File: design/flow/design.v
module AFH_map_table(
A,
O
);
input [6:0] A;
output [6:0] O;
assign O = ~A;
endmodule
module div(
clk, rstz,
div_en_p,
dividend,
divisor,
result_o
);
input clk, rstz;
input div_en_p;
input [24:0] dividend;
input [6:0] divisor;
output [49:0] result_o;
parameter IDLE=2'h0, DIVON=2'h1, DIVEnd=2'h2;
reg [1:0] cs, ns;
wire [25:0] div_temp;
reg [50:0] op_dividend;
reg [4:0] divcnt;
always @(posedge clk or negedge rstz)
begin
  if (!rstz)
    begin
      op_dividend <= 0;
      divcnt <=0;
    end  
  else if (div_en_p && (cs==IDLE))
    begin
      op_dividend <= {25'b0,dividend[24:0],1'b0};
      divcnt <=0;
    end  
  else if (cs==DIVON)
    begin
      op_dividend <= div_temp[25] ? {op_dividend[49:0],1'b0} : {div_temp[24:0],op_dividend[24:0],1'b1};
      divcnt <= divcnt + 1'b1;
    end  
end
reg [49:0] result_o;
always @(posedge clk or negedge rstz)
begin
  if (!rstz)
    result_o <= 0;
  else if (cs==DIVEnd)
    result_o <= {op_dividend[50:26],op_dividend[24:0]};   
end
assign div_temp = {1'b0, op_dividend[49:25]} - {1'b0, divisor};
always @(posedge clk or negedge rstz)
begin
  if (!rstz)
    cs <= 0;
  else 
    cs <= ns;
end
always @*
begin
  ns = cs;
  case(cs)
    IDLE:
      begin
        if (div_en_p) ns = DIVON;
      end
    DIVON:
      begin
        if (divcnt==5'd24) ns = DIVEnd;
      end  
    DIVEnd:
      ns = IDLE;  
  endcase
end
endmodule
module hopkernal(
rstz,
X, A, C,
B,
D,
E, F, Fprime,
Y1,
Y2,
regi_AFH_channel_map,
regi_AFH_N,
fk
);
input rstz;
input [4:0] X, C;
input [4:0] A;
input [3:0] B;
input [8:0] D;
input [6:0] E, F, Fprime;
input Y1;
input [5:0] Y2;
input [79:0] regi_AFH_channel_map;
input [6:0] regi_AFH_N;
output [6:0] fk;
wire [4:0] Zprime = X + A;
wire [4:0] Z;
assign Z[0] = B[0] ^ Zprime[0];
assign Z[1] = B[1] ^ Zprime[1];
assign Z[2] = B[2] ^ Zprime[2];
assign Z[3] = B[3] ^ Zprime[3];
assign Z[4] =  Zprime[4];
wire [4:0] stage1_z, stage2_z, stage3_z, stage4_z, stage5_z, stage6_z, stage7_z;
wire [13:0] P = {C[4:0] ^ {5{Y1}}, D[8:0]};
assign stage1_z[1] = P[13] ? Z[2] : Z[1];
assign stage1_z[2] = P[13] ? Z[1] : Z[2];
assign stage1_z[0] = P[12] ? Z[3] : Z[0];
assign stage1_z[3] = P[12] ? Z[0] : Z[3];
assign stage1_z[4] = Z[4];
assign stage2_z[1] = P[11] ? stage1_z[3] : stage1_z[1];
assign stage2_z[3] = P[11] ? stage1_z[1] : stage1_z[3];
assign stage2_z[2] = P[10] ? stage1_z[4] : stage1_z[2];
assign stage2_z[4] = P[10] ? stage1_z[2] : stage1_z[4];
assign stage2_z[0] = stage1_z[0];
assign stage3_z[0] = P[9] ? stage2_z[3] : stage2_z[0];
assign stage3_z[3] = P[9] ? stage2_z[0] : stage2_z[3];
assign stage3_z[1] = P[8] ? stage2_z[4] : stage2_z[1];
assign stage3_z[4] = P[8] ? stage2_z[1] : stage2_z[4];
assign stage3_z[2] = stage2_z[2];
assign stage4_z[3] = P[7] ? stage3_z[4] : stage3_z[3];
assign stage4_z[4] = P[7] ? stage3_z[3] : stage3_z[4];
assign stage4_z[0] = P[6] ? stage3_z[2] : stage3_z[0];
assign stage4_z[2] = P[6] ? stage3_z[0] : stage3_z[2];
assign stage4_z[1] = stage3_z[1];
assign stage5_z[1] = P[5] ? stage4_z[3] : stage4_z[1];
assign stage5_z[3] = P[5] ? stage4_z[1] : stage4_z[3];
assign stage5_z[0] = P[4] ? stage4_z[4] : stage4_z[0];
assign stage5_z[4] = P[4] ? stage4_z[0] : stage4_z[4];
assign stage5_z[2] = stage4_z[2];
assign stage6_z[3] = P[3] ? stage5_z[4] : stage5_z[3];
assign stage6_z[4] = P[3] ? stage5_z[3] : stage5_z[4];
assign stage6_z[1] = P[2] ? stage5_z[2] : stage5_z[1];
assign stage6_z[2] = P[2] ? stage5_z[1] : stage5_z[2];
assign stage6_z[0] = stage5_z[0];
assign stage7_z[2] = P[1] ? stage6_z[3] : stage6_z[2];
assign stage7_z[3] = P[1] ? stage6_z[2] : stage6_z[3];
assign stage7_z[0] = P[0] ? stage6_z[1] : stage6_z[0];
assign stage7_z[1] = P[0] ? stage6_z[0] : stage6_z[1];
assign stage7_z[4] = stage6_z[4];
wire [6:0] em79 = E[6:0] > 7'd78 ? E[6:0]-7'd79 : E[6:0];
wire [7:0] tmp1 = em79 + F[6:0];  
wire [7:0] tmp1m79 = tmp1[7:0] > 8'd78 ? tmp1[7:0]-8'd79 : tmp1[7:0];   
wire [7:0] tmp2 = tmp1m79[6:0] + stage7_z[4:0] + Y2;                    
wire [6:0] adder2m79 = tmp2 > 7'd78 ? tmp2-7'd79 : tmp2[6:0];
wire rfchused = regi_AFH_channel_map[adder2m79[6:0]];
wire [6:0] emN = {2'b0,E[6:0]} >= {regi_AFH_N,2'b0}                 ? {2'b0,E[6:0]} - {regi_AFH_N,2'b0} :
                 {2'b0,E[6:0]} >= ({regi_AFH_N,1'b0}+regi_AFH_N) ? {2'b0,E[6:0]} - ({regi_AFH_N,1'b0}+regi_AFH_N) :
                 {1'b0,E[6:0]} >= {regi_AFH_N,1'b0}                 ? {1'b0,E[6:0]} - {regi_AFH_N,1'b0} :
                 E[6:0] >= regi_AFH_N                              ? E[6:0]-regi_AFH_N : E[6:0];
wire [7:0] tmp1N = emN + Fprime[6:0];  
wire [7:0] tmp1mN = tmp1N[7:0] >= regi_AFH_N ? tmp1N[7:0]-regi_AFH_N : tmp1N[7:0];   
wire [4:0] a7zmN = {2'b0,stage7_z[4:0]} >= regi_AFH_N ? {2'b0,stage7_z[4:0]} - regi_AFH_N : stage7_z[4:0];  
wire [7:0] tmp2N = tmp1mN[6:0] + a7zmN + Y2;                                      
wire [6:0] adder2mN = tmp2N >= regi_AFH_N ? tmp2N-regi_AFH_N : tmp2N[6:0];
wire [6:0] kprimem = adder2mN;
wire [6:0] fkprime, basicfk;
AFH_map_table AFH_map_table_u(
.A(kprimem),
.O(fkprime)
);
assign basicfk = (adder2m79<=7'd39) ? {adder2m79[5:0], 1'b0} : {(adder2m79-7'd40), 1'b1};
assign fk = rfchused ? basicfk : fkprime;
endmodule
module hopctrlwd(
clk_6M, rstz, p_033us,
mpr_Y,
counter_clkN1, counter_clkE1,
psrxfhs_succ_p,
psrxfhs,
pstxid,
m_tslot_p, ms_tslot_p,
ps_N_incr_p,
pageAB_2Npage_count, 
Atrain,
regi_interlace_offset, regi_page_k_nudge,
regi_AFH_mode,
regi_AFH_N,
ps, gips, is, giis, page, inquiry, mpr, spr, ir, conns,
prs_clock_frozen, prm_clock_frozen,
CLK, CLKE, CLKN, BD_ADDR,
counter_isFHS,
Xprm, Xir, Xprs,
X,
Y1,
Y2,
A,
B,
C,
D,
E, F, Fprime
);
input clk_6M, rstz, p_033us;
input mpr_Y;
input [5:0] counter_clkN1;
input [5:0] counter_clkE1;
input psrxfhs_succ_p;
input psrxfhs;
input pstxid;
input m_tslot_p, ms_tslot_p;
input ps_N_incr_p;
input [3:0] pageAB_2Npage_count;
input Atrain;
input [4:0] regi_interlace_offset, regi_page_k_nudge;
input regi_AFH_mode;
input [6:0] regi_AFH_N;
input ps, gips, is, giis, page, inquiry, mpr, spr, ir, conns;
input prs_clock_frozen, prm_clock_frozen;
input [27:0] CLK, CLKE, CLKN, BD_ADDR;
input [4:0] counter_isFHS;
output [4:0] Xprm, Xir, Xprs;
output [4:0] X;
output Y1;
output [5:0] Y2;
output [4:0] A;
output [3:0] B;
output [4:0] C;
output [8:0] D;
output [6:0] E, F, Fprime;
wire [1:0] k_nudge;
wire [4:0] k_offset;
reg [27:0] CLKN_frozen, CLKE_frozen;
reg [4:0] k_offset_frozen;
reg [4:0] k_nudge_frozen;
always @(posedge clk_6M or negedge rstz)
begin
  if (!rstz)
    begin
     CLKN_frozen <= 0;
    end 
  else if (!prs_clock_frozen)
    begin
     CLKN_frozen <= CLKN;
    end 
end
always @(posedge clk_6M or negedge rstz)
begin
  if (!rstz)
    begin
     CLKE_frozen <= 0;
     k_offset_frozen <= 0;
     k_nudge_frozen <= 0;
    end 
  else if (!prm_clock_frozen)
    begin
     CLKE_frozen <= CLKE;
     k_offset_frozen <= k_offset;
     k_nudge_frozen <= k_nudge;
    end 
end
assign k_nudge = regi_page_k_nudge;  
assign k_offset = Atrain ? 5'd24 : 5'd8;
wire [3:0] xpt = {CLKE[4:2],CLKE[0]} - CLKE[16:12];    
wire [4:0] Xp = CLKE[16:12] + k_offset + k_nudge + xpt ;   
wire [4:0] Xprs = CLKN_frozen[16:12] + counter_clkN1[5:1];
wire [3:0] xprmt = {CLKE_frozen[4:2],CLKE_frozen[0]} - CLKE_frozen[16:12];
wire [4:0] Xprm = CLKE_frozen[16:12] + k_offset_frozen + k_nudge_frozen + xprmt + counter_clkE1[5:1];
wire [3:0] xit = {CLKN[4:2],CLKN[0]} - CLKN[16:12];
wire [4:0] Xi = CLKN[16:12] + k_offset + k_nudge + xit ;
wire [4:0] Xir = CLKN[16:12] + counter_isFHS ;
assign X = ({5{ps}}      & CLKN[16:12]) |     
           ({5{gips}}    & (CLKN[16:12]+regi_interlace_offset)) |   
           ({5{is}}      & Xir[4:0]) |        
           ({5{giis}}    & (Xir[4:0]+regi_interlace_offset)) |      
           ({5{page}}    & Xp[4:0]) |
           ({5{inquiry}} & Xi[4:0]) |
           ({5{mpr}}     & Xprm[4:0]) |    
           ({5{spr}}     & Xprs[4:0]) |    
           ({5{ir}}      & Xir[4:0]) |     
           ({5{conns}}   & CLK[6:2]);      
wire spr_Y = pstxid | (psrxfhs ? 1'b0 : counter_clkN1[0]);
assign Y1 =({1{page}}    & CLKE[1]) |
           ({1{inquiry}} & CLKN[1]) |
           ({1{mpr}}     & mpr_Y  ) |   
           ({1{spr}}     & spr_Y  ) |   
           ({1{ir}}      & 1'b1) |     
           ({1{conns}}   & (CLK[1]&(!regi_AFH_mode)) );      
assign Y2 =({6{page}}    & {CLKE[1],5'b0}) |
           ({6{inquiry}} & {CLKN[1],5'b0}) |
           ({6{mpr}}     & {mpr_Y  ,5'b0}) |   
           ({6{spr}}     & {spr_Y  ,5'b0}) |   
           ({6{ir}}      & {1'b1   ,5'b0}) |     
           ({6{conns}}   & {(CLK[1]&(!regi_AFH_mode)) ,5'b0});      
assign A = ({5{ps}}      & BD_ADDR[27:23]) |     
           ({5{gips}}    & BD_ADDR[27:23]) |   
           ({5{is}}      & BD_ADDR[27:23]) |        
           ({5{giis}}    & BD_ADDR[27:23]) |      
           ({5{page}}    & BD_ADDR[27:23]) |
           ({5{inquiry}} & BD_ADDR[27:23]) |
           ({5{mpr}}     & BD_ADDR[27:23]) |    
           ({5{spr}}     & BD_ADDR[27:23]) |    
           ({5{ir}}      & BD_ADDR[27:23]) |     
           ({5{conns}}   & BD_ADDR[27:23] ^ CLK[25:21]);      
assign B = BD_ADDR[22:19];
assign C = ({5{ps}}      & {BD_ADDR[8],BD_ADDR[6],BD_ADDR[4],BD_ADDR[2],BD_ADDR[0]}) |     
           ({5{gips}}    & {BD_ADDR[8],BD_ADDR[6],BD_ADDR[4],BD_ADDR[2],BD_ADDR[0]}) |   
           ({5{is}}      & {BD_ADDR[8],BD_ADDR[6],BD_ADDR[4],BD_ADDR[2],BD_ADDR[0]}) |        
           ({5{giis}}    & {BD_ADDR[8],BD_ADDR[6],BD_ADDR[4],BD_ADDR[2],BD_ADDR[0]}) |      
           ({5{page}}    & {BD_ADDR[8],BD_ADDR[6],BD_ADDR[4],BD_ADDR[2],BD_ADDR[0]}) |
           ({5{inquiry}} & {BD_ADDR[8],BD_ADDR[6],BD_ADDR[4],BD_ADDR[2],BD_ADDR[0]}) |
           ({5{mpr}}     & {BD_ADDR[8],BD_ADDR[6],BD_ADDR[4],BD_ADDR[2],BD_ADDR[0]}) |    
           ({5{spr}}     & {BD_ADDR[8],BD_ADDR[6],BD_ADDR[4],BD_ADDR[2],BD_ADDR[0]}) |    
           ({5{ir}}      & {BD_ADDR[8],BD_ADDR[6],BD_ADDR[4],BD_ADDR[2],BD_ADDR[0]}) |     
           ({5{conns}}   & {BD_ADDR[8],BD_ADDR[6],BD_ADDR[4],BD_ADDR[2],BD_ADDR[0]} ^ CLK[20:16]);      
assign D = ({9{ps}}      & BD_ADDR[18:10]) |     
           ({9{gips}}    & BD_ADDR[18:10]) |   
           ({9{is}}      & BD_ADDR[18:10]) |        
           ({9{giis}}    & BD_ADDR[18:10]) |      
           ({9{page}}    & BD_ADDR[18:10]) |
           ({9{inquiry}} & BD_ADDR[18:10]) |
           ({9{mpr}}     & BD_ADDR[18:10]) |    
           ({9{spr}}     & BD_ADDR[18:10]) |    
           ({9{ir}}      & BD_ADDR[18:10]) |     
           ({9{conns}}   & (BD_ADDR[18:10] ^ CLK[15:7]));      
assign E = {BD_ADDR[13],BD_ADDR[11],BD_ADDR[9],BD_ADDR[7],BD_ADDR[5],BD_ADDR[3],BD_ADDR[1]};           
reg div_en_p;
always @(posedge clk_6M or negedge rstz)
begin
  if (!rstz)
     div_en_p <= 0;
  else 
     div_en_p <= (CLK[6:0]==7'hff) & ms_tslot_p;
end
wire divffclk = clk_6M;
wire [24:0] Ft, nc1;
div mod79_F(
.clk      (divffclk                   ),
.rstz     (rstz                       ),
.div_en_p (div_en_p                   ),
.dividend ({CLK[27:7],4'b0}           ),
.divisor  (7'd79                      ),
.result_o ({Ft[24:0],nc1[24:0]}       )
);
assign F = ({7{conns}} & Ft[6:0]);
wire [24:0] Fprimet, nc2;
div mod79_Fprime(
.clk      (divffclk                   ),
.rstz     (rstz                       ),
.div_en_p (div_en_p                   ),
.dividend ({CLK[27:7],4'b0}           ),
.divisor  (regi_AFH_N                 ),
.result_o ({Fprimet[24:0],nc2[24:0]}  )
);
assign Fprime = ({7{conns}} & Fprimet[6:0]);
endmodule
module fkctrl(
clk_6M, rstz,
regi_isMaster,
ir,
psrxfhs_succ_p,
fk_page,
page,
ps_pagerespTO,
scancase,
m_half_tslot_p,
mpr,
m_tslot_p,
connsnewslave, connsnewmaster,
CLKN, CLKE, CLK,
txbit_period, rxbit_period,
fkset_p,   
ps, pstxid, psrxfhs, psackfhs, pagetxfhs, pagetmp, pagerxackfhs ,
corre_threshold,
counter_clkN1,
counter_clkE1,
fk_pstxid,
fk_psrxfhs,
fk_psackfhs,
fk_connsnewslave, fk_connsnewmaster,
fk_pagetxfhs,
fk_pagerxackfhs,
fk_spr, fk_mpr,
fk_chg_p, fk_chg_p_ff
);
input clk_6M, rstz;
input regi_isMaster;
input ir;
input psrxfhs_succ_p;
input fk_page;
input page;
input ps_pagerespTO;
input scancase;
input m_half_tslot_p;
input mpr;
input m_tslot_p;
input connsnewslave, connsnewmaster;
input [27:0] CLKN, CLKE, CLK;
input txbit_period, rxbit_period;
input fkset_p;   
input ps, pstxid, psrxfhs, psackfhs, pagetxfhs, pagetmp, pagerxackfhs ;
input corre_threshold;
output [5:0] counter_clkN1;
output [5:0] counter_clkE1;
output fk_pstxid;
output fk_psrxfhs;
output fk_psackfhs;
output fk_connsnewslave, fk_connsnewmaster;
output fk_pagetxfhs;
output fk_pagerxackfhs;
output fk_spr, fk_mpr;
output fk_chg_p, fk_chg_p_ff;
assign fk_spr = fk_pstxid | fk_psrxfhs | fk_psackfhs;
assign fk_mpr = fk_pagetxfhs | fk_pagerxackfhs;
wire ir_fkset_p = regi_isMaster ? fkset_p & !ir : fkset_p;
wire fk_chg_p = ((!(txbit_period | rxbit_period)) & ir_fkset_p);  
wire psrxfhs_fk_chg_p = fk_psrxfhs & fkset_p;
wire scancase_fk_chg_p = (scancase) & fkset_p;
reg fk_chg_p_ff;
always @(posedge clk_6M or negedge rstz)
begin
  if (!rstz)
     fk_chg_p_ff <= 0;
  else 
     fk_chg_p_ff <= fk_chg_p | scancase_fk_chg_p | psrxfhs_fk_chg_p;
end
reg fk_pstxid;
always @(posedge clk_6M or negedge rstz)
begin
  if (!rstz)
     fk_pstxid <= 0;
  else if (ps & corre_threshold & fkset_p)   
     fk_pstxid <= 1'b1;
  else if (pstxid & fk_chg_p)
     fk_pstxid <= 1'b0;
end
reg fk_psrxfhs;
always @(posedge clk_6M or negedge rstz)
begin
  if (!rstz)
     fk_psrxfhs <= 0;
  else if (pstxid & fk_chg_p)
     fk_psrxfhs <= 1'b1;
  else if ((psrxfhs & corre_threshold & fk_chg_p) | ps_pagerespTO)
     fk_psrxfhs <= 1'b0;
end
reg fk_psackfhs;
always @(posedge clk_6M or negedge rstz)
begin
  if (!rstz)
     fk_psackfhs <= 0;
  else if (psrxfhs & corre_threshold & fk_chg_p)
     fk_psackfhs <= 1'b1;
  else if (psackfhs & fk_chg_p & CLKN[0])
     fk_psackfhs <= 1'b0;
end
reg fk_connsnewslave;
always @(posedge clk_6M or negedge rstz)
begin
  if (!rstz)
     fk_connsnewslave <= 0;
  else if (psackfhs & fk_chg_p & CLKN[0])
     fk_connsnewslave <= 1'b1;
  else if (connsnewslave & fk_chg_p & CLK[0])   
     fk_connsnewslave <= 1'b0;
end
reg fk_pagetxfhs;
always @(posedge clk_6M or negedge rstz)
begin
  if (!rstz)
     fk_pagetxfhs <= 0;
  else if ( (pagetmp & fk_chg_p) | (pagerxackfhs & !corre_threshold & fk_chg_p) )
     fk_pagetxfhs <= 1'b1;
  else if ((pagetxfhs & fk_chg_p) | fk_page)
     fk_pagetxfhs <= 1'b0;
end
reg fk_pagerxackfhs;
always @(posedge clk_6M or negedge rstz)
begin
  if (!rstz)
     fk_pagerxackfhs <= 0;
  else if (pagetxfhs & fk_chg_p)
     fk_pagerxackfhs <= 1'b1;
  else if (pagerxackfhs & fk_chg_p & CLKE[0])
     fk_pagerxackfhs <= 1'b0;
end
reg fk_connsnewmaster;
always @(posedge clk_6M or negedge rstz)
begin
  if (!rstz)
     fk_connsnewmaster <= 0;
  else if (pagerxackfhs & corre_threshold & m_half_tslot_p)   
     fk_connsnewmaster <= 1'b1;
  else if ((connsnewmaster & fk_chg_p & CLK[0]) | page )  
     fk_connsnewmaster <= 1'b0;
end
wire ps_N_incr_p = (pstxid & fk_chg_p) | ((psrxfhs|psackfhs) & fkset_p & CLKN[0]);
reg [5:0] counter_clkN1;
always @(posedge clk_6M or negedge rstz)
begin
  if (!rstz)
    begin
     counter_clkN1 <= 0;
    end 
  else if (ps & corre_threshold & fkset_p)   
    begin
     counter_clkN1 <= 6'h1;
    end 
  else if (psrxfhs_succ_p)
     counter_clkN1 <= {counter_clkN1[5:1],1'b0};
  else if (ps_N_incr_p)
    begin
     counter_clkN1 <= counter_clkN1+1'b1;
    end 
end
wire page_N_incr_p = fk_chg_p & CLKE[0] & (pagetxfhs | pagerxackfhs);
reg [5:0] counter_clkE1;
always @(posedge clk_6M or negedge rstz)
begin
  if (!rstz)
    begin
     counter_clkE1 <= 0;
    end 
  else if (!fk_mpr)   
    begin
     counter_clkE1 <= 6'd0;
    end 
  else if (page_N_incr_p)  
    begin
     counter_clkE1 <= counter_clkE1+1'b1;
    end 
end
endmodule
module hopselection(
clk_6M, rstz, p_033us,
regi_isMaster,
ps_pagerespTO,
fk_page,
scancase,
m_half_tslot_p,
connsnewslave, connsnewmaster,
txbit_period, rxbit_period,
fkset_p,   
psackfhs, pagetxfhs, pagetmp, pagerxackfhs ,
corre_threshold,
psrxfhs_succ_p,
psrxfhs,
pstxid,
m_tslot_p, ms_tslot_p,
ps_N_incr_p,
pageAB_2Npage_count, 
Atrain,
regi_interlace_offset, regi_page_k_nudge,
regi_AFH_mode,
regi_AFH_N, regi_AFH_channel_map,
ps, gips, is, giis, page, inquiry, mpr, spr, ir, conns,
prs_clock_frozen, prm_clock_frozen,
CLK, CLKE, CLKN, BD_ADDR,
counter_isFHS,
fk,
fk_chg_p, fk_chg_p_ff,
fk_pstxid
);
input clk_6M, rstz, p_033us;
input regi_isMaster;
input ps_pagerespTO;
input fk_page;
input scancase;
input m_half_tslot_p;
input connsnewslave, connsnewmaster;
input txbit_period, rxbit_period;
input fkset_p;   
input psackfhs, pagetxfhs, pagetmp, pagerxackfhs ;
input corre_threshold;
wire [5:0] counter_clkN1;
wire [5:0] counter_clkE1;
input psrxfhs_succ_p;
input psrxfhs;
input pstxid;
input m_tslot_p, ms_tslot_p;
input ps_N_incr_p;
input [3:0] pageAB_2Npage_count;
input Atrain;
input [4:0] regi_interlace_offset, regi_page_k_nudge;
input regi_AFH_mode;
input [6:0] regi_AFH_N;
input [79:0] regi_AFH_channel_map;
input ps, gips, is, giis, page, inquiry, mpr, spr, ir, conns;
input prs_clock_frozen, prm_clock_frozen;
input [27:0] CLK, CLKE, CLKN, BD_ADDR;
input [4:0] counter_isFHS;
output [6:0] fk;
output fk_chg_p, fk_chg_p_ff;
output fk_pstxid;
wire [4:0] Xprm, Xir, Xprs;
wire [4:0] X;
wire Y1;
wire [5:0] Y2;
wire [4:0] A;
wire [3:0] B;
wire [4:0] C;
wire [8:0] D;
wire [6:0] E, F, Fprime;
wire fk_connsnewslave, fk_connsnewmaster;
wire fk_conns = conns | fk_connsnewslave | fk_connsnewmaster;
wire [27:0] fk_CLK = fk_conns ? CLK + 1'b1 : CLK;
wire [27:0] fk_CLKE = CLKE + 1'b1;
wire [27:0] fk_CLKN = CLKN + 1'b1;
hopctrlwd hopctrlwd_u(
.clk_6M               (clk_6M               ), 
.rstz                 (rstz                 ), 
.p_033us              (p_033us              ),
.mpr_Y                (counter_clkE1[0]     ),
.counter_clkN1        (counter_clkN1        ),  
.counter_clkE1        (counter_clkE1        ),       
.psrxfhs_succ_p       (psrxfhs_succ_p       ),
.psrxfhs              (fk_psrxfhs              ),
.pstxid               (fk_pstxid               ),
.m_tslot_p            (m_tslot_p            ),
.ms_tslot_p           (ms_tslot_p           ),
.ps_N_incr_p          (ps_N_incr_p          ),
.pageAB_2Npage_count  (pageAB_2Npage_count  ), 
.Atrain               (Atrain               ),
.regi_interlace_offset(regi_interlace_offset),
.regi_page_k_nudge    (regi_page_k_nudge    ),
.regi_AFH_mode        (regi_AFH_mode        ),
.regi_AFH_N           (regi_AFH_N           ),
.ps                   (ps                   ), 
.gips                 (gips                 ), 
.is                   (is                   ), 
.giis                 (giis                 ), 
.page                 (fk_page                 ), 
.inquiry              (inquiry              ), 
.mpr                  (fk_mpr                  ), 
.spr                  (fk_spr                  ), 
.ir                   (ir                   ), 
.conns                (fk_conns                ),
.prs_clock_frozen     (prs_clock_frozen     ), 
.prm_clock_frozen     (prm_clock_frozen     ),
.CLK                  (fk_CLK                  ), 
.CLKE                 (fk_CLKE                 ), 
.CLKN                 (fk_CLKN                 ), 
.BD_ADDR              (BD_ADDR          ),
.counter_isFHS        (counter_isFHS        ),
.Xprm                 (Xprm                 ), 
.Xir                  (Xir                  ),
.Xprs                 (Xprs                 ), 
.X                    (X                    ),
.Y1                   (Y1                   ),
.Y2                   (Y2                   ),
.A                    (A                    ),
.B                    (B                    ),
.C                    (C                    ),
.D                    (D                    ),
.E                    (E                    ), 
.F                    (F                    ), 
.Fprime               (Fprime               )
);
hopkernal hopkernal_u(
.rstz                (rstz                ),
.X                   (X                   ), 
.A                   (A                   ), 
.C                   (C                   ),
.B                   (B                   ),
.D                   (D                   ),
.E                   (E                   ), 
.F                   (F                   ),
.Fprime              (Fprime              ),
.Y1                  (Y1                  ),
.Y2                  (Y2                  ),
.regi_AFH_channel_map(regi_AFH_channel_map),
.regi_AFH_N          (regi_AFH_N          ),
.fk                  (fk                  )
);
fkctrl fkctrl_u(
.clk_6M         (clk_6M         ), 
.rstz           (rstz           ),
.regi_isMaster  (regi_isMaster  ),
.ir             (ir             ),
.psrxfhs_succ_p (psrxfhs_succ_p ),
.fk_page        (fk_page        ),
.page           (page           ),
.ps_pagerespTO  (ps_pagerespTO  ),
.scancase       (scancase       ),
.m_half_tslot_p (m_half_tslot_p ),
.mpr            (mpr            ),
.m_tslot_p      (m_tslot_p      ),
.connsnewslave  (connsnewslave  ),
.connsnewmaster (connsnewmaster ),
.CLKN           (CLKN           ),
.CLKE           (CLKE           ),
.CLK            (CLK            ),
.txbit_period   (txbit_period   ), 
.rxbit_period   (rxbit_period   ),
.fkset_p        (fkset_p        ),   
.ps             (ps             ), 
.pstxid         (pstxid         ), 
.psrxfhs        (psrxfhs        ), 
.psackfhs       (psackfhs       ), 
.pagetxfhs      (pagetxfhs      ), 
.pagetmp        (pagetmp        ), 
.pagerxackfhs   (pagerxackfhs   ),
.corre_threshold(corre_threshold),
.counter_clkN1   (counter_clkN1   ),
.counter_clkE1   (counter_clkE1   ),
.fk_pstxid       (fk_pstxid       ),
.fk_psrxfhs      (fk_psrxfhs      ),
.fk_psackfhs     (fk_psackfhs     ),
.fk_connsnewslave(fk_connsnewslave),
.fk_connsnewmaster(fk_connsnewmaster),
.fk_pagetxfhs    (fk_pagetxfhs    ),
.fk_pagerxackfhs (fk_pagerxackfhs ),
.fk_spr          (fk_spr          ),
.fk_mpr          (fk_mpr          ),
.fk_chg_p        (fk_chg_p        ),
.fk_chg_p_ff     (fk_chg_p_ff     )
);
endmodule
File: design/flow/run.sh
#!/bin/bash
# the make line also repeats each setting of config.mk as NAME=value (left out here)
make -C /OpenROAD-flow-scripts/flow DESIGN_CONFIG=/design/flow/config.mk WORK_HOME=/design/flow/orfs CLKGATE_MAP_FILE= finish
File: design/flow/config.mk
export PLATFORM = sky130hd
export DESIGN_NAME = hopselection
export DESIGN_NICKNAME = hopselection
export VERILOG_FILES = /design/flow/design.v
export SDC_FILE = /design/flow/constraint.sdc
export NUM_CORES = 4
export LEC_CHECK = 0
export CAP_MARGIN = 20
export CORE_MARGIN = 2
export CORE_UTILIZATION = 66
export SLEW_MARGIN = 20
File: design/flow/constraint.sdc
create_clock -name core_clock -period 17.0 [get_ports {clk_6M}]
set_input_delay 3.4000 -clock core_clock [delete_from_list [all_inputs] [get_ports {clk_6M}]]
set_output_delay 3.4000 -clock core_clock [all_outputs]
set_load 0.01 [all_outputs]
==> results of run 1 <==
-- layout make-up --
cell class | count | area (µm²) | share of cell area
multi-input cells | 1604 | 13100 | 0.580
flip-flops and latches | 169 | 4230 | 0.187
repair buffers | 433 | 3810 | 0.168
inverters | 119 | 449 | 0.0198
clock buffers | 17 | 425 | 0.0188
well taps | 335 | 419 | 0.0185
clock inverters | 15 | 175 | 0.00773
diodes | 1 | 2.50 | 0.000110
-- layer usage --
layer,GRT usage,share of wire,vias to the layer above
li1,-,-,7914
met1,0.429,0.36,8323
met2,0.685,0.51,865
met3,0.0591,0.071,250
met4,0.202,0.051,0
met5,0,0,-
-- metrics by stage --
step	instance area, µm²	utilization	setup TNS, ps
4_1_cts	22400	0.859	0
5_1_grt	22700	0.867	-5020
2_1_floorplan	17600	-	0
3_3_place_gp	21300	0.814	-6920
3_5_place_dp	21300	0.814	-8870
6_report	22700	0.867	-2670
-- what timing repair did --
item / 4_1_cts / 5_1_grt
gates cloned: 0 / 0
hold buffers: 0 / 0
setup buffers: 30 / 11
resized: 165 / 49
endpoints found under the setup margin: 7 / 7
pin swaps: 62 / 26
==> impl_metrics.csv, run 1 <==
group,metric,value,unit
status,outcome,"finished with violations",
status,so_faults,"negative setup slack",
critical_path,cp_slowest_cell,"o41ai_4",
place,place_inst,2619,
yosys,synth.most_common_cell,"dfrtp_1",
power_and_ir_drop,p_seq_frac,0.127,
yosys,avgSynthCellArea,8.92,µm²
cells_and_area,layout.nets,2774,
yosys,ys_sh_adder,0.137,
timing,grt_setup_unrepaired,"yes",
critical_path,endpoint_kind,"primary output",
power_and_ir_drop,peakVddDrop,0.188,mV
routing,drcViolationCount,0,
routing,drt-initial-drc-count,1281,
timing,final_hold_viol_count,0,
routing,totalWireLength,54600,µm
yosys,yosysCellCount,1974,
timing,setup_viol,7,
critical_path,critPathLaunch,"CLKE[4]",
yosys,synth.cell_area,0.0176,mm²
worst_hold_path,min_delay_path_depth,1,
global_route,grt_start_max_net_pins,106,
critical_path,path_max_fanout,7,
routing,vias_per_cell,6.44,
critical_path,arrival,14030,ps
critical_path,cp_data_required_time,13600,ps
global_route,grt-ovfl-total,0,
flow_run,maxCapViolations,0,
power_and_ir_drop,p_total,3310,µW
clock_tree,root_buffer,"clkbuf_16",
yosys,yosysTopAreaCell,"dfrtp_1",
routing,wire_per_inst,20.3,µm
critical_path,crit_cells,51,
critical_path,reg2reg_depth,14,
yosys,postSynthCellCount,1974,
yosys,async_reset_ff_frac,1.00,
place,place_congestion,0.965,
timing,clock.fmax,57.4,MHz
power_and_ir_drop,p_comb,2500,µW
power_and_ir_drop,p_clk_frac,0.117,
critical_path,r2r_end,"hopctrlwd_u.mod79_Fprime.op_dividend[43]",
power_and_ir_drop,netSwitchingPower,1360,µW
yosys,post-synth-top-area-fraction,0.237,
flow_run,log.warning_count,72,
yosys,ys.flops,169,
yosys,ys_sh_mux,0.136,
power_and_ir_drop,powerDensity,146,mW/mm²
clock_tree,cts_tree,"built",
cells_and_area,syn_to_final_growth,28.7,%
critical_path,setup.worst_path.class,"in2out",
timing,worst_pin_slew,1020,ps
floorplan,rows,59,
cells_and_area,n_fill_cell,1446,
timing,min_period,17430,ps
floorplan,die_w,167,µm
place,hpwl,39400,µm
critical_path,reg2reg_slack,13270,ps
power_and_ir_drop,p_int,1950,µW
timing,skew,11.7,ps
timing,timing.final.ws_setup,-431,ps
clock_tree,clock_sinks,169,
place,portBuffers,231,
yosys,flop_cell,"dfrtp_1",
routing,vias,17352,
power_and_ir_drop,largestPowerGroup,"combinational logic",
global_route,antenna_found_initial,1,
clock_tree,clk_pin_slew,70,ps
routing,final_antenna_net_count,0,
global_route,grt_usage,0.378,
yosys,edf_count,0,
clock_tree,h-tree-depth,4,
yosys,synth-simple-area-share,0.167,
timing,slew-limit-headroom,0.319,
yosys,ys.warnings.count,10,
floorplan,chipArea,0.0280,mm²
cells_and_area,final-instance-count-excl-fill,2693,
yosys,fp_nets,2404,
clock_tree,cts_buffers,17,
yosys,aoi_share,0.171,
worst_hold_path,hold_path_startpoint,"hopctrlwd_u.mod79_F.result_o[25]",
timing,finalCritPeriodShare,1.03,
worst_hold_path,hold_end,"hopctrlwd_u.mod79_F.result_o[25]",
critical_path,slowest_delay,570,ps
floorplan,io_pins,266,
place,pre_cts_ws,-1340,ps
yosys,logic_family,"AND-OR/OR-AND gates",
power_and_ir_drop,pwr-share-comb,0.756,
yosys,synth_cell_types,94,
timing,drv_slew,0,
clock_tree,cts_buffer_depth,2,
yosys,area_leaders,"dfrtp_1, ha_1, xnor2_1",
yosys,yosysSeqAreaShare,0.240,
worst_hold_path,hold_class,"reg2reg",
yosys,synth.top_cells.by_count,"dfrtp_1, nor2_1, ha_1, nand2_1, xnor2_1",
clock_tree,clkLatencyLatePin,440,ps
power_and_ir_drop,pg_seq,419,µW
routing,drt-pass1-iter-count,27,
power_and_ir_drop,switching_share,0.412,
floorplan,fp_util,0.674,
yosys,synth_chip_area,0.0176,mm²
power_and_ir_drop,power.static_leakage,0.00978,µW
global_route,grt_pass1_wl,86100,µm
critical_path,crit_buf_inv,12,
yosys,synth-xor-area-share,0.106,
critical_path,cp-endpoint,"fk[6]",
timing,whs,505,ps
power_and_ir_drop,p_clk,388,µW
critical_path,worstReg2RegStart,"hopctrlwd_u.mod79_Fprime.op_dividend[25]",
global_route,grt_pass1_vias,17477,
critical_path,path_delay_family,"AND-OR/OR-AND gates",
critical_path,crit_path_start_kind,"input port",
floorplan,die_h,167,µm
floorplan,core,0.0261,mm²
==> inputs of run 2 (changes only) <==
Settings changed: CORE_UTILIZATION 66 to 40, CTS_CLUSTER_DIAMETER from default to 61, CTS_CLUSTER_SIZE from default to 76, GPL_ROUTABILITY_DRIVEN from default to 0, MAX_ROUTING_LAYER from default to met5, PLACE_DENSITY_LB_ADDON from default to 0.03.
Clock period 17.0 ns to 13.7 ns, I/O delays scaled along.
==> impl_metrics.csv, run 2 <==
group,metric,value,unit
yosys,yosysTopAreaCell,"dfrtp_1",
power_and_ir_drop,p_total,4250,µW
yosys,ys.flops,169,
global_route,grt_usage,0.240,
power_and_ir_drop,p_comb,3240,µW
floorplan,rows,76,
critical_path,crit_buf_inv,13,
critical_path,reg2reg_depth,14,
yosys,synth_chip_area,0.0176,mm²
critical_path,critPathMostFrequentCell,"buf_6",
floorplan,die_w,214,µm
place,hpwl,42700,µm
timing,finalCritPeriodShare,1.13,
yosys,postSynthCellCount,1974,
timing,grt_setup_unrepaired,"yes",
place,pre_cts_ws,-2850,ps
routing,drcViolationCount,0,
clock_tree,h-tree-depth,4,
worst_hold_path,hold_path_startpoint,"hopctrlwd_u.k_offset_frozen[3]",
timing,setup_viol,7,
cells_and_area,final-instance-count-excl-fill,3166,
routing,vias_per_cell,5.29,
yosys,ys_sh_adder,0.137,
critical_path,cp_data_required_time,10960,ps
place,place_inst,3082,
power_and_ir_drop,pwr-share-comb,0.761,
power_and_ir_drop,p_clk_frac,0.117,
routing,vias,16744,
timing,setup_tns,-12090,ps
floorplan,chipArea,0.0457,mm²
critical_path,endpoint_kind,"primary output",
critical_path,r2r_end,"hopctrlwd_u.mod79_Fprime.op_dividend[47]",
yosys,synth_cell_types,94,
yosys,ys.warnings.count,10,
timing,slew-limit-headroom,0.307,
routing,totalWireLength,53600,µm
clock_tree,cts_buffers,17,
clock_tree,clkLatencyLatePin,460,ps
power_and_ir_drop,switching_share,0.385,
cells_and_area,syn_to_final_growth,41.1,%
power_and_ir_drop,peakVddDrop,0.517,mV
critical_path,reg2reg_slack,10190,ps
worst_hold_path,min_delay_path_depth,2,
timing,min_period,15480,ps
critical_path,setup.worst_path.class,"in2out",
critical_path,crit_path_start_kind,"input port",
cells_and_area,fin_util,0.574,
critical_path,crit_cells,59,
yosys,flop_cell,"dfrtp_1",
clock_tree,clock_sinks,169,
yosys,post-synth-top-area-fraction,0.237,
clock_tree,cts_buffer_depth,2,
routing,drt-pass1-iter-count,6,
routing,final_antenna_net_count,0,
yosys,area_leaders,"dfrtp_1, ha_1, xnor2_1",
power_and_ir_drop,pg_seq,520,µW
flow_run,maxCapViolations,0,
yosys,aoi_share,0.171,
floorplan,core,0.0433,mm²
floorplan,die_h,214,µm
yosys,synth.cell_area,0.0176,mm²
yosys,yosysCellCount,1974,
floorplan,io_pins,266,
power_and_ir_drop,p_clk,497,µW
timing,final_hold_viol_count,0,
timing,worst_pin_slew,1040,ps
worst_hold_path,hold_class,"reg2reg",
yosys,synth-xor-area-share,0.106,
power_and_ir_drop,p_seq_frac,0.122,
power_and_ir_drop,netSwitchingPower,1640,µW
critical_path,critPathLaunch,"CLKE[6]",
global_route,grt_pass1_wl,86300,µm
cells_and_area,layout.nets,2998,
status,outcome,"finished with violations",
timing,timing.final.ws_setup,-1780,ps
routing,antenna_cells,0,
clock_tree,postCtsHoldBufs,0,
yosys,synth.top_cells.by_count,"dfrtp_1, nor2_1, ha_1, nand2_1, xnor2_1",
global_route,antenna_found_initial,1,
clock_tree,clk_pin_slew,60,ps
yosys,logic_family,"AND-OR/OR-AND gates",
routing,drt-initial-drc-count,938,
power_and_ir_drop,p_int,2620,µW
critical_path,cp-endpoint,"fk[2]",
timing,skew,13.5,ps
global_route,grt_start_max_net_pins,91,
routing,wire_per_inst,16.9,µm
yosys,yosysSeqAreaShare,0.240,
clock_tree,cts_tree,"built",
critical_path,slowest_delay,540,ps
yosys,fp_nets,2404,
yosys,async_reset_ff_frac,1.00,
global_route,grt-ovfl-total,0,
global_route,grt_pass1_vias,16915,
yosys,synth.most_common_cell,"dfrtp_1",
cells_and_area,n_fill_cell,3926,
yosys,ys_sh_mux,0.136,
floorplan,fp_util,0.407,
status,so_faults,"negative setup slack",
timing,clock.fmax,64.6,MHz
critical_path,arrival,12740,ps
critical_path,path_delay_family,"adder cells",
critical_path,worstReg2RegStart,"hopctrlwd_u.mod79_Fprime.op_dividend[26]",
place,portBuffers,231,
critical_path,cp_slowest_cell,"fa_1",
yosys,edf_count,0,
worst_hold_path,hold_end,"hopctrlwd_u.k_offset_frozen[3]",
timing,drv_slew,0,
power_and_ir_drop,largestPowerGroup,"combinational logic",
power_and_ir_drop,powerDensity,171,mW/mm²
clock_tree,root_buffer,"clkbuf_16",
yosys,synth-simple-area-share,0.167,
critical_path,path_max_fanout,4,
yosys,avgSynthCellArea,8.92,µm²
power_and_ir_drop,power.static_leakage,0.0109,µW
flow_run,log.warning_count,70,
==> run 2: what timing repair did <==
action | CTS | global route
pin swaps | 78 | 67
endpoints found under the hold margin | 0 | 0
gates resized | 180 | 48
setup endpoints to repair | 7 | 7
buffers inserted | 44 | 10
==> run 2: area by class of cell <==
cell class | instances | area (µm²) | area share
multi-input combinational | 1604 | 13300 | 0.537
timing repair buffer | 657 | 5500 | 0.221
sequential | 169 | 4230 | 0.170
tap | 585 | 732 | 0.0295
inverter | 119 | 447 | 0.0180
clock buffer | 17 | 425 | 0.0171
clock inverter | 15 | 166 | 0.00670
==> run 2: metal layers <==
metal,GRT usage,wire (µm),vias to the layer above
li1,-,-,8348
met1,0.295,23100,7956
met2,0.419,26100,351
met3,0.0404,2560,89
met4,0.0910,1790,0
met5,0,0,-
==> run 2: metrics by stage <==
step                hold WS [ps]  area (µm²)
global route                 522       24800
detailed placement           478       23400
floorplan                    437       17800
finish                       479       24800
global placement             456       23400
CTS                          494       24600
==> inputs of run 3 (changes only) <==
Settings changed: CAP_MARGIN 20 to 0, CORE_MARGIN 2 to 9, CORE_UTILIZATION 40 to 28, CTS_CLUSTER_DIAMETER 61 to 375, CTS_CLUSTER_SIZE 76 to 90, GPL_ROUTABILITY_DRIVEN 0 to default, GPL_TIMING_DRIVEN from default to 0, MAX_ROUTING_LAYER met5 to met4, PLACE_DENSITY_LB_ADDON 0.03 to 0.01.
Clock period 13.7 ns to 35.9 ns, I/O delays scaled along.
==> impl_metrics.csv, run 3 <==
group,metric,value,unit
status,outcome,"no timing/DRC/antenna violations",
timing,setup_tns,0,ps
yosys,ys_sh_mux,0.136,
timing,final_hold_viol_count,0,
yosys,synth_cell_types,94,
timing,grt_setup_unrepaired,"no",
clock_tree,clock_sinks,169,
power_and_ir_drop,p_clk_frac,0.144,
yosys,area_leaders,"dfrtp_1, ha_1, xnor2_1",
worst_hold_path,hold_end,"hopctrlwd_u.k_offset_frozen[3]",
yosys,ys_sh_adder,0.137,
power_and_ir_drop,power.static_leakage,0.00875,µW
yosys,yosysCellCount,1974,
timing,whs,467,ps
global_route,grt_pass1_vias,16017,
critical_path,setup.worst_path.class,"in2out",
cells_and_area,syn_to_final_growth,22.7,%
yosys,yosysTopAreaCell,"dfrtp_1",
critical_path,r2r_end,"hopctrlwd_u.mod79_Fprime.op_dividend[27]",
critical_path,endpoint_kind,"primary output",
timing,slew-limit-headroom,0.346,
timing,clock.fmax,35.4,MHz
yosys,yosysSeqAreaShare,0.240,
critical_path,crit_path_start_kind,"input port",
power_and_ir_drop,p_comb,892,µW
yosys,synth-simple-area-share,0.167,
yosys,ys.flops,169,
timing,finalCritPeriodShare,0.787,
power_and_ir_drop,p_int,725,µW
timing,drv_slew,0,
yosys,synth.cell_area,0.0176,mm²
yosys,aoi_share,0.171,
worst_hold_path,hold_class,"reg2reg",
floorplan,die_h,269,µm
timing,min_period,28250,ps
yosys,synth.top_cells.by_count,"dfrtp_1, nor2_1, ha_1, nand2_1, xnor2_1",
critical_path,critPathLaunch,"CLKN[0]",
clock_tree,root_buffer,"clkbuf_16",
cells_and_area,logic_area,0.0126,mm²
critical_path,worstReg2RegStart,"hopctrlwd_u.mod79_Fprime.op_dividend[26]",
routing,final_antenna_net_count,0,
clock_tree,clk_pin_slew,70,ps
flow_run,log.warning_count,67,
clock_tree,clkLatencyLatePin,480,ps
critical_path,cp_slowest_cell,"xor2_1",
place,place_congestion,0.866,
yosys,async_reset_ff_frac,1.00,
floorplan,core,0.0619,mm²
critical_path,crit_buf_inv,12,
yosys,synth_chip_area,0.0176,mm²
cells_and_area,regArea,0.00423,mm²
power_and_ir_drop,switching_share,0.431,
critical_path,reg2reg_depth,12,
floorplan,rows,91,
timing,setup_viol,0,
power_and_ir_drop,largestPowerGroup,"combinational logic",
timing,worst_pin_slew,970,ps
global_route,antenna_found_initial,5,
yosys,logic_family,"AND-OR/OR-AND gates",
power_and_ir_drop,peakVddDrop,0.0557,mV
timing,skew,8.02,ps
global_route,grt_pass1_wl,96100,µm
yosys,edf_count,0,
floorplan,io_pins,266,
yosys,fp_nets,2404,
yosys,post-synth-top-area-fraction,0.237,
power_and_ir_drop,p_total,1270,µW
yosys,flop_cell,"dfrtp_1",
clock_tree,postCtsResizedCells,0,
critical_path,cp-endpoint,"fk[6]",
place,hpwl,50500,µm
cells_and_area,layout.nets,2654,
critical_path,path_delay_family,"buffers and inverters",
floorplan,fp_util,0.284,
yosys,avgSynthCellArea,8.92,µm²
floorplan,chipArea,0.0722,mm²
global_route,grt-ovfl-total,0,
routing,wire_per_inst,20.2,µm
worst_hold_path,hold_path_startpoint,"hopctrlwd_u.k_offset_frozen[3]",
routing,totalWireLength,62200,µm
clock_tree,cts_tree,"built",
global_route,grt_usage,0.178,
yosys,synth.most_common_cell,"dfrtp_1",
clock_tree,cts_buffers,17,
worst_hold_path,min_delay_path_depth,2,
place,portBuffers,229,
flow_run,maxCapViolations,0,
routing,vias_per_cell,5.05,
critical_path,critPathMostFrequentCell,"ha_1",
floorplan,die_w,269,µm
power_and_ir_drop,pg_seq,199,µW
yosys,ys.warnings.count,10,
power_and_ir_drop,netSwitchingPower,550,µW
power_and_ir_drop,powerDensity,59.0,mW/mm²
routing,drcViolationCount,0,
critical_path,arrival,21070,ps
critical_path,crit_cells,49,
power_and_ir_drop,p_clk,184,µW
critical_path,slowest_delay,760,ps
routing,drt-initial-drc-count,923,
yosys,postSynthCellCount,1974,
global_route,grt_start_max_net_pins,85,
clock_tree,cts_setup_buffers,0,
power_and_ir_drop,pwr-share-comb,0.700,
critical_path,path_max_fanout,10,
routing,vias,15540,
yosys,synth-xor-area-share,0.106,
power_and_ir_drop,p_seq_frac,0.156,
clock_tree,h-tree-depth,4,
critical_path,cp_data_required_time,28720,ps
clock_tree,cts_buffer_depth,2,
routing,drt-pass1-iter-count,5,
clock_tree,postCtsHoldBufs,0,
cells_and_area,n_fill_cell,6527,
critical_path,reg2reg_slack,32080,ps
## run 3: final cells by class
type,count,area share
timing repair buffer,231,0.109
multi-input combinational,1604,0.585
sequential,169,0.196
tap,837,0.0485
inverter,119,0.0207
antenna,5,0.000579
clock buffer,21,0.0213
buffer,82,0.0150
clock inverter,11,0.00452
## run 3: layer usage
layer / track usage / routed length, µm / up-vias
li1: - / - / 7667
met1: 0.222 / 28400 / 7490
met2: 0.291 / 29500 / 326
met3: 0.0363 / 2830 / 57
met4: 0.0481 / 1480 / 0
met5: - / 0 / -
## run 3: metrics by stage
| step | util | setup WS (ps) | area [µm²] | instances |
|---|---|---|---|---|
| 6_report | 0.349 | 7650 | 21600 | 3079 |
| 4_1_cts | 0.349 | 7310 | 21600 | 3074 |
| 3_5_place_dp | 0.340 | 7350 | 21000 | 3042 |
| 5_1_grt | 0.349 | 6500 | 21600 | 3079 |
| 2_1_floorplan | - | 11240 | 17600 | 1974 |
| 3_3_place_gp | 0.338 | 7370 | 20900 | 3040 |
==> inputs of run 4 (changes only) <==
Settings changed: CAP_MARGIN 0 to 30, CELL_PAD_IN_SITES_GLOBAL_PLACEMENT from default to 2, CORE_MARGIN 9 to 2, CORE_UTILIZATION 28 to 18, CTS_CLUSTER_DIAMETER 375 to 224, CTS_CLUSTER_SIZE 90 to default, MAX_ROUTING_LAYER met4 to default, PLACE_DENSITY_LB_ADDON 0.01 to 0.04.
Clock period 35.9 ns to 22.6 ns, I/O delays scaled along.
==> impl_metrics.csv, run 4 <==
group,metric,value,unit
power_and_ir_drop,switching_share,0.439,
global_route,grt_usage,0.145,
routing,drt-pass1-iter-count,5,
yosys,async_reset_ff_frac,1.00,
yosys,ys_sh_adder,0.137,
critical_path,critPathMostFrequentCell,"inv_1",
timing,skew,14.6,ps
yosys,flop_cell,"dfrtp_1",
power_and_ir_drop,pg_seq,316,µW
yosys,aoi_share,0.171,
place,portBuffers,229,
yosys,fp_nets,2404,
clock_tree,clkLatencyLatePin,500,ps
routing,vias_per_cell,4.42,
place,hpwl,59500,µm
yosys,synth.top_cells.by_count,"dfrtp_1, nor2_1, ha_1, nand2_1, xnor2_1",
power_and_ir_drop,p_total,2070,µW
yosys,ys.warnings.count,10,
floorplan,die_w,317,µm
power_and_ir_drop,largestPowerGroup,"combinational logic",
yosys,ys_sh_mux,0.136,
power_and_ir_drop,p_comb,1440,µW
critical_path,path_max_fanout,10,
power_and_ir_drop,p_seq_frac,0.153,
clock_tree,cts_buffer_depth,2,
critical_path,crit_path_start_kind,"input port",
critical_path,endpoint_kind,"primary output",
global_route,antenna_found_initial,8,
place,place_inst,3483,
cells_and_area,final-instance-count-excl-fill,3516,
critical_path,reg2reg_slack,18610,ps
routing,wire_per_inst,20.6,µm
power_and_ir_drop,peakVddDrop,0.0962,mV
clock_tree,clk_pin_slew,70,ps
yosys,postSynthCellCount,1974,
yosys,area_leaders,"dfrtp_1, ha_1, xnor2_1",
critical_path,setup.worst_path.class,"in2out",
critical_path,arrival,17230,ps
yosys,logic_family,"AND-OR/OR-AND gates",
floorplan,die_h,317,µm
yosys,synth_cell_types,94,
critical_path,cp_data_required_time,18080,ps
place,place_congestion,0.757,
floorplan,core,0.0969,mm²
floorplan,rows,114,
power_and_ir_drop,powerDensity,92.9,mW/mm²
global_route,grt_pass1_vias,16014,
clock_tree,h-tree-depth,4,
critical_path,crit_cells,44,
critical_path,reg2reg_depth,13,
timing,drv_slew,0,
clock_tree,cts_buffers,17,
power_and_ir_drop,power.static_leakage,0.00883,µW
cells_and_area,syn_to_final_growth,26.5,%
power_and_ir_drop,p_clk,316,µW
yosys,synth.cell_area,0.0176,mm²
timing,clock.fmax,46.0,MHz
worst_hold_path,hold_class,"reg2reg",
yosys,ys.flops,169,
floorplan,fp_util,0.182,
status,outcome,"no timing/DRC/antenna violations",
yosys,synth-simple-area-share,0.167,
clock_tree,cts_tree,"built",
worst_hold_path,hold_end,"hopctrlwd_u.k_offset_frozen[3]",
timing,grt_setup_unrepaired,"no",
power_and_ir_drop,pwr-share-comb,0.694,
clock_tree,root_buffer,"clkbuf_16",
critical_path,cp_slowest_cell,"or4_1",
routing,drt-initial-drc-count,867,
routing,drcViolationCount,0,
clock_tree,postCtsHoldBufs,0,
timing,final_hold_viol_count,0,
critical_path,worstReg2RegStart,"hopctrlwd_u.mod79_Fprime.op_dividend[26]",
global_route,grt_start_max_net_pins,63,
yosys,yosysCellCount,1974,
timing,setup_viol,0,
power_and_ir_drop,netSwitchingPower,908,µW
critical_path,critPathLaunch,"CLKN[0]",
critical_path,crit_buf_inv,12,
yosys,post-synth-top-area-fraction,0.237,
routing,final_antenna_net_count,0,
yosys,yosysTopAreaCell,"dfrtp_1",
yosys,synth_chip_area,0.0176,mm²
power_and_ir_drop,p_int,1160,µW
timing,finalCritPeriodShare,0.962,
worst_hold_path,min_delay_path_depth,2,
timing,min_period,21750,ps
power_and_ir_drop,p_clk_frac,0.153,
critical_path,slowest_delay,550,ps
yosys,edf_count,0,
routing,totalWireLength,72500,µm
cells_and_area,layout.nets,2657,
floorplan,io_pins,266,
yosys,synth-xor-area-share,0.106,
clock_tree,clock_sinks,169,
timing,worst_pin_slew,916,ps
global_route,grt-ovfl-total,0,
flow_run,maxCapViolations,0,
floorplan,chipArea,0.100,mm²
routing,vias,15558,
global_route,grt_pass1_wl,108000,µm
critical_path,cp-endpoint,"fk[6]",
critical_path,path_delay_family,"buffers and inverters",
timing,slew-limit-headroom,0.385,
flow_run,log.warning_count,67,
worst_hold_path,hold_path_startpoint,"hopctrlwd_u.k_offset_frozen[3]",
yosys,synth.most_common_cell,"dfrtp_1",
critical_path,r2r_end,"hopctrlwd_u.mod79_Fprime.op_dividend[28]",
routing,antenna_cells,0,
yosys,avgSynthCellArea,8.92,µm²
yosys,yosysSeqAreaShare,0.240,
## run 4: layer usage
layer | GRT usage | vias up | wire length (µm)
met5 | 0 | - | 99
met4 | 0.0280 | 16 | 762
met3 | 0.0281 | 43 | 2920
met2 | 0.247 | 296 | 35000
met1 | 0.192 | 7529 | 33700
li1 | - | 7674 | -
## run 4: through the flow
step / util / setup TNS [ps] / hold slack, ps / cell area, µm² / setup slack [ps]
2_1_floorplan: - / 0 / 437 / 17600 / 3260
3_3_place_gp: 0.222 / -7300 / 454 / 21500 / -1080
3_5_place_dp: 0.223 / -7010 / 459 / 21600 / -1040
4_1_cts: 0.229 / 0 / 476 / 22200 / 33.7
5_1_grt: 0.230 / 0 / 501 / 22300 / 29.9
6_report: 0.230 / 0 / 471 / 22300 / 848
## run 4: layout make-up
class	count	area (µm²)
Sequential cell	169	4230
Clock buffer	18	439
Buffer	81	333
Inverter	119	447
Clock inverter	14	151
Fill cell	10540	74600
Timing Repair Buffer	235	2380
Tap cell	1276	1600
Multi-Input combinational cell	1604	12700
## run 4: repair_timing
action                     in CTS  in global routing
buffers inserted                0                  2
resized                         6                 17
pin swaps                       0                  3
setup endpoints to repair       7                  7
hold endpoints to repair        0                  0
==> inputs of run 5 (changes only) <==
Settings changed: CAP_MARGIN 30 to 0, CELL_PAD_IN_SITES_GLOBAL_PLACEMENT 2 to default, CORE_UTILIZATION 18 to 70, CTS_CLUSTER_DIAMETER 224 to 362, CTS_CLUSTER_SIZE from default to 57, GPL_TIMING_DRIVEN 0 to default, PLACE_DENSITY_LB_ADDON 0.04 to default, SETUP_SLACK_MARGIN from default to 3.71, TNS_END_PERCENT from default to 5.
Clock period 22.6 ns to 13.9 ns, I/O delays scaled along.
==> impl_metrics.csv, run 5 <==
group,metric,value,unit
yosys,postSynthCellCount,1974,
global_route,grt_usage,0.783,
floorplan,die_h,163,µm
floorplan,die_w,163,µm
yosys,flop_cell,"dfrtp_1",
floorplan,rows,58,
yosys,ys.warnings.count,10,
yosys,ys_sh_mux,0.136,
yosys,logic_family,"AND-OR/OR-AND gates",
floorplan,io_pins,266,
yosys,fp_nets,2404,
clock_tree,postCtsHoldBufs,0,
yosys,synth-simple-area-share,0.167,
status,stop_stage,"global routing",
yosys,ys_sh_adder,0.137,
yosys,synth_chip_area,0.0176,mm²
yosys,post-synth-top-area-fraction,0.237,
place,placed_area,0.0227,mm²
status,error_line,"[ERROR GRT-0116] Global routing finished with congestion. Check the congestion regions in the DRC Viewer.",
global_route,grt-ovfl-total,24,
yosys,aoi_share,0.171,
clock_tree,clock_sinks,169,
clock_tree,cts_buffer_depth,2,
status,outcome,"stopped before the end",
yosys,synth.top_cells.by_count,"dfrtp_1, nor2_1, ha_1, nand2_1, xnor2_1",
place,hpwl,47200,µm
place,place_congestion,0.987,
clock_tree,h-tree-depth,4,
yosys,ys.flops,169,
clock_tree,cts_buffers,17,
yosys,edf_count,0,
yosys,area_leaders,"dfrtp_1, ha_1, xnor2_1",
floorplan,core,0.0250,mm²
floorplan,chipArea,0.0264,mm²
yosys,avgSynthCellArea,8.92,µm²
yosys,yosysTopAreaCell,"dfrtp_1",
yosys,synth_cell_types,94,
yosys,yosysCellCount,1974,
place,pre_cts_ws,-2970,ps
yosys,async_reset_ff_frac,1.00,
yosys,yosysSeqAreaShare,0.240,
place,portBuffers,231,
floorplan,fp_util,0.705,
yosys,synth.most_common_cell,"dfrtp_1",
yosys,synth.cell_area,0.0176,mm²
clock_tree,root_buffer,"clkbuf_16",
yosys,synth-xor-area-share,0.106,
## run 5: metal layers
| layer | GRT overflow | track usage |
|---|---|---|
| met1 | 0 | 0.765 |
| met2 | 12 | 0.949 |
| met3 | 1 | 0.647 |
| met4 | 11 | 0.780 |
| met5 | 0 | 0.398 |
## run 5: what timing repair did
action / 4_1_cts
endpoints found under the setup margin: 7
setup buffers: 29
gates resized: 92
pin swaps: 47
## run 5: per-stage QoR
| step | std cells | hold WS (ps) |
|---|---|---|
| CTS | 2844 | 508 |
| detailed placement | 2783 | 488 |
| floorplan | 1974 | 437 |
| global placement | 2783 | 450 |
==> inputs of run 6 (changes only) <==
Settings changed: ABC_AREA from default to 1, CAP_MARGIN 0 to 5, CORE_UTILIZATION 70 to 72, CTS_CLUSTER_DIAMETER 362 to 226, CTS_CLUSTER_SIZE 57 to default, HOLD_SLACK_MARGIN from default to 0.29, SETUP_SLACK_MARGIN 3.71 to default, TNS_END_PERCENT 5 to default.
Clock period 13.9 ns to 12.8 ns, I/O delays scaled along.
==> impl_metrics.csv, run 6 <==
group,metric,value,unit
yosys,synth.cell_area,0.0173,mm²
floorplan,die_w,159,µm
yosys,ys_sh_mux,0,
yosys,synth-xor-area-share,0.0746,
floorplan,chipArea,0.0253,mm²
yosys,aoi_share,0.153,
yosys,yosysSeqAreaShare,0.245,
yosys,area_leaders,"dfrtp_1, nand2_1, ha_1",
yosys,synth.most_common_cell,"nand2_1",
yosys,synth_cell_types,59,
status,error_line,"[ERROR DPL-0038] Utilization greater than 100%, impossible to legalize",
yosys,async_reset_ff_frac,1.00,
yosys,yosysCellCount,2534,
yosys,synth-simple-area-share,0.269,
yosys,yosysTopAreaCell,"dfrtp_1",
floorplan,fp_util,0.734,
yosys,ys_sh_adder,0.139,
yosys,postSynthCellCount,2534,
place,portBuffers,231,
floorplan,core,0.0235,mm²
place,placed_area,0.0221,mm²
yosys,ys.warnings.count,10,
place,place_congestion,1.09,
yosys,edf_count,0,
status,outcome,"stopped before the end",
place,pre_cts_ws,-2730,ps
yosys,flop_cell,"dfrtp_1",
yosys,post-synth-top-area-fraction,0.242,
floorplan,die_h,159,µm
yosys,avgSynthCellArea,6.82,µm²
yosys,synth.top_cells.by_count,"nand2_1, inv_1, nand3_1",
yosys,ys.flops,169,
yosys,logic_family,"simple AND/OR/NAND/NOR gates",
yosys,fp_nets,2964,
place,hpwl,53100,µm
status,stop_stage,"clock tree synthesis",
floorplan,rows,56,
yosys,synth_chip_area,0.0173,mm²
floorplan,io_pins,266,
run 6: per-stage QoR:
| step | cells | setup TNS (ps) |
|---|---|---|
| after floorplan | 2534 | -607 |
| after global placement | 3318 | -11430 |
| after detailed placement | 3318 | -18900 |
==> inputs of run 7 (changes only) <==
Settings changed: ABC_AREA 1 to default, CAP_MARGIN 5 to 20, CORE_ASPECT_RATIO from default to 0.71, CORE_UTILIZATION 72 to 66, CTS_CLUSTER_DIAMETER 226 to 238, HOLD_SLACK_MARGIN 0.29 to default, MAX_ROUTING_LAYER from default to met4, PLACE_DENSITY from default to 0.6, SETUP_SLACK_MARGIN from default to 3.23, TNS_END_PERCENT from default to 5.
Clock period 12.8 ns to 13.0 ns, I/O delays scaled along.
==> impl_metrics.csv, run 7 <==
group,metric,value,unit
yosys,synth-xor-area-share,0.106,
clock_tree,cts_buffer_depth,2,
yosys,synth.cell_area,0.0176,mm²
yosys,ys.warnings.count,10,
yosys,synth.top_cells.by_count,"dfrtp_1, nor2_1, ha_1, nand2_1, xnor2_1",
yosys,flop_cell,"dfrtp_1",
floorplan,fp_util,0.670,
yosys,post-synth-top-area-fraction,0.237,
clock_tree,cts_buffers,17,
yosys,edf_count,0,
place,hpwl,47800,µm
yosys,area_leaders,"dfrtp_1, ha_1, xnor2_1",
yosys,ys.flops,169,
yosys,ys_sh_mux,0.136,
yosys,async_reset_ff_frac,1.00,
floorplan,chipArea,0.0280,mm²
floorplan,rows,50,
place,place_inst,2844,
place,placed_area,0.0231,mm²
clock_tree,postCtsHoldBufs,0,
yosys,synth_chip_area,0.0176,mm²
yosys,fp_nets,2404,
yosys,yosysTopAreaCell,"dfrtp_1",
yosys,synth-simple-area-share,0.167,
floorplan,die_h,142,µm
place,portBuffers,231,
status,stop_stage,"global routing",
yosys,synth.most_common_cell,"dfrtp_1",
yosys,avgSynthCellArea,8.92,µm²
yosys,aoi_share,0.171,
place,place_congestion,0.983,
clock_tree,h-tree-depth,4,
yosys,yosysCellCount,1974,
yosys,ys_sh_adder,0.137,
floorplan,io_pins,266,
yosys,synth_cell_types,94,
clock_tree,root_buffer,"clkbuf_16",
yosys,logic_family,"AND-OR/OR-AND gates",
yosys,yosysSeqAreaShare,0.240,
clock_tree,clock_sinks,169,
floorplan,core,0.0263,mm²
yosys,postSynthCellCount,1974,
status,outcome,"stopped before the end",
floorplan,die_w,198,µm
run 7: repair_timing:
action                                  4_1_cts
buffers inserted                             40
pin swaps                                    68
endpoints found under the setup margin        7
gates resized                               170
cloned                                        0
run 7: through the flow:
step | setup slack (ps) | util
floorplan | -1660 | -
global placement | -2940 | 0.879
detailed placement | -3640 | 0.879
CTS | -2440 | 0.926
==> inputs of run 8 (changes only) <==
Settings changed: ABC_AREA from default to 1, CORE_ASPECT_RATIO 0.71 to default, CORE_UTILIZATION 66 to 18, CTS_CLUSTER_DIAMETER 238 to default, GPL_ROUTABILITY_DRIVEN from default to 0, HOLD_SLACK_MARGIN from default to 0.19, MAX_ROUTING_LAYER met4 to default, SETUP_SLACK_MARGIN 3.23 to default, TNS_END_PERCENT 5 to 100.
Clock period 13.0 ns to 25.0 ns, I/O delays scaled along.
==> impl_metrics.csv, run 8 <==
group,metric,value,unit
status,outcome,"no timing/DRC/antenna violations",
cells_and_area,layout.nets,3174,
place,hpwl,44900,µm
timing,skew,14.4,ps
yosys,logic_family,"simple AND/OR/NAND/NOR gates",
yosys,edf_count,0,
critical_path,critPathMostFrequentCell,"nand2_1",
floorplan,chipArea,0.0985,mm²
timing,drv_slew,0,
timing,setup_viol,0,
critical_path,cp_slowest_cell,"clkdlybuf4s50_1",
timing,setup_tns,0,ps
critical_path,reg2reg_depth,16,
worst_hold_path,hold_path_startpoint,"hopctrlwd_u.mod79_Fprime.cs[0]",
power_and_ir_drop,switching_share,0.482,
yosys,ys.warnings.count,10,
yosys,ys_sh_mux,0,
floorplan,core,0.0950,mm²
yosys,postSynthCellCount,2534,
yosys,synth.cell_area,0.0173,mm²
yosys,ys_sh_adder,0.139,
critical_path,reg2reg_slack,20920,ps
cells_and_area,final-instance-count-excl-fill,4027,
routing,vias,17130,
critical_path,setup.worst_path.class,"in2out",
power_and_ir_drop,p_total,1760,µW
clock_tree,clock_sinks,169,
worst_hold_path,hold_class,"reg2reg",
critical_path,endpoint_kind,"primary output",
power_and_ir_drop,p_comb,1200,µW
critical_path,cp_data_required_time,20000,ps
routing,totalWireLength,55500,µm
critical_path,crit_path_start_kind,"input port",
yosys,avgSynthCellArea,6.82,µm²
yosys,synth-simple-area-share,0.269,
yosys,synth_cell_types,59,
power_and_ir_drop,pwr-share-comb,0.682,
flow_run,log.warning_count,67,
power_and_ir_drop,p_seq_frac,0.161,
clock_tree,postCtsHoldBufs,0,
yosys,fp_nets,2964,
floorplan,die_w,314,µm
clock_tree,clkLatencyLatePin,440,ps
yosys,synth.top_cells.by_count,"nand2_1, inv_1, nand3_1",
critical_path,worstReg2RegStart,"hopctrlwd_u.mod79_Fprime.op_dividend[26]",
timing,grt_setup_unrepaired,"no",
yosys,post-synth-top-area-fraction,0.242,
global_route,antenna_found_initial,25,
routing,drt-pass1-iter-count,5,
timing,worst_pin_slew,1080,ps
timing,final_hold_viol_count,0,
critical_path,path_delay_family,"adder cells",
critical_path,crit_buf_inv,9,
clock_tree,cts_buffer_depth,2,
yosys,ys.flops,169,
critical_path,r2r_end,"hopctrlwd_u.mod79_Fprime.op_dividend[41]",
cells_and_area,logic_area,0.0110,mm²
routing,vias_per_cell,4.25,
place,portBuffers,231,
routing,drcViolationCount,0,
timing,clock.fmax,47.0,MHz
flow_run,maxCapViolations,0,
critical_path,cp-endpoint,"fk[6]",
yosys,flop_cell,"dfrtp_1",
yosys,yosysTopAreaCell,"dfrtp_1",
place,place_inst,3990,
global_route,grt-ovfl-total,0,
critical_path,slowest_delay,650,ps
critical_path,arrival,16300,ps
critical_path,path_max_fanout,14,
floorplan,fp_util,0.182,
cells_and_area,n_fill_cell,10658,
timing,min_period,21300,ps
yosys,async_reset_ff_frac,1.00,
critical_path,crit_cells,60,
routing,final_antenna_net_count,0,
global_route,grt_pass1_vias,15855,
yosys,synth-xor-area-share,0.0746,
yosys,aoi_share,0.153,
cells_and_area,syn_to_final_growth,25.3,%
worst_hold_path,min_delay_path_depth,2,
routing,wire_per_inst,13.8,µm
timing,slew-limit-headroom,0.273,
cells_and_area,regArea,0.00423,mm²
power_and_ir_drop,power.static_leakage,0.0103,µW
clock_tree,h-tree-depth,4,
yosys,synth_chip_area,0.0173,mm²
routing,drt-initial-drc-count,1090,
power_and_ir_drop,p_clk_frac,0.157,
global_route,grt_start_max_net_pins,73,
power_and_ir_drop,powerDensity,81.3,mW/mm²
clock_tree,cts_buffers,17,
critical_path,critPathLaunch,"CLKN[0]",
yosys,synth.most_common_cell,"nand2_1",
clock_tree,cts_setup_buffers,0,
floorplan,die_h,314,µm
clock_tree,clk_pin_slew,60,ps
worst_hold_path,hold_end,"hopctrlwd_u.mod79_Fprime.cs[0]",
floorplan,rows,113,
timing,finalCritPeriodShare,0.852,
power_and_ir_drop,netSwitchingPower,848,µW
power_and_ir_drop,pg_seq,284,µW
power_and_ir_drop,p_clk,276,µW
yosys,yosysSeqAreaShare,0.245,
power_and_ir_drop,peakVddDrop,0.108,mV
power_and_ir_drop,largestPowerGroup,"combinational logic",
yosys,area_leaders,"dfrtp_1, nand2_1, ha_1",
clock_tree,cts_tree,"built",
global_route,grt_pass1_wl,86900,µm
power_and_ir_drop,p_int,913,µW
yosys,yosysCellCount,2534,
global_route,grt_usage,0.111,
clock_tree,postCtsResizedCells,0,
clock_tree,root_buffer,"clkbuf_16",
floorplan,io_pins,266,
## run 8: metrics by stage
step / area, µm² / setup slack [ps] / hold slack, ps / utilization
3_3_place_gp: 21000 / 3840 / 449 / 0.221
3_5_place_dp: 21000 / 3810 / 453 / 0.221
5_1_grt: 21600 / 2190 / 483 / 0.228
6_report: 21700 / 3700 / 461 / 0.228
4_1_cts: 21600 / 3760 / 463 / 0.228
2_1_floorplan: 17300 / 6620 / 436 / -
## run 8: layout make-up
type / instances / share of cell area
inverter: 483 / 0.0837
timing repair buffer: 242 / 0.111
multi-input combinational: 1831 / 0.509
clock inverter: 13 / 0.00740
clock buffer: 19 / 0.0205
sequential: 169 / 0.195
tap: 1265 / 0.0731
antenna: 5 / 0.000578
## run 8: per-layer routing
metal | track usage | routed length [µm] | vias to the layer above
met5 | 0 | 170 | -
met1 | 0.158 | 26800 | 7806
li1 | - | - | 8724
met3 | 0.0318 | 4890 | 66
met2 | 0.168 | 23000 | 506
met4 | 0.0196 | 676 | 28
Power and IR drop assume default switching activity.
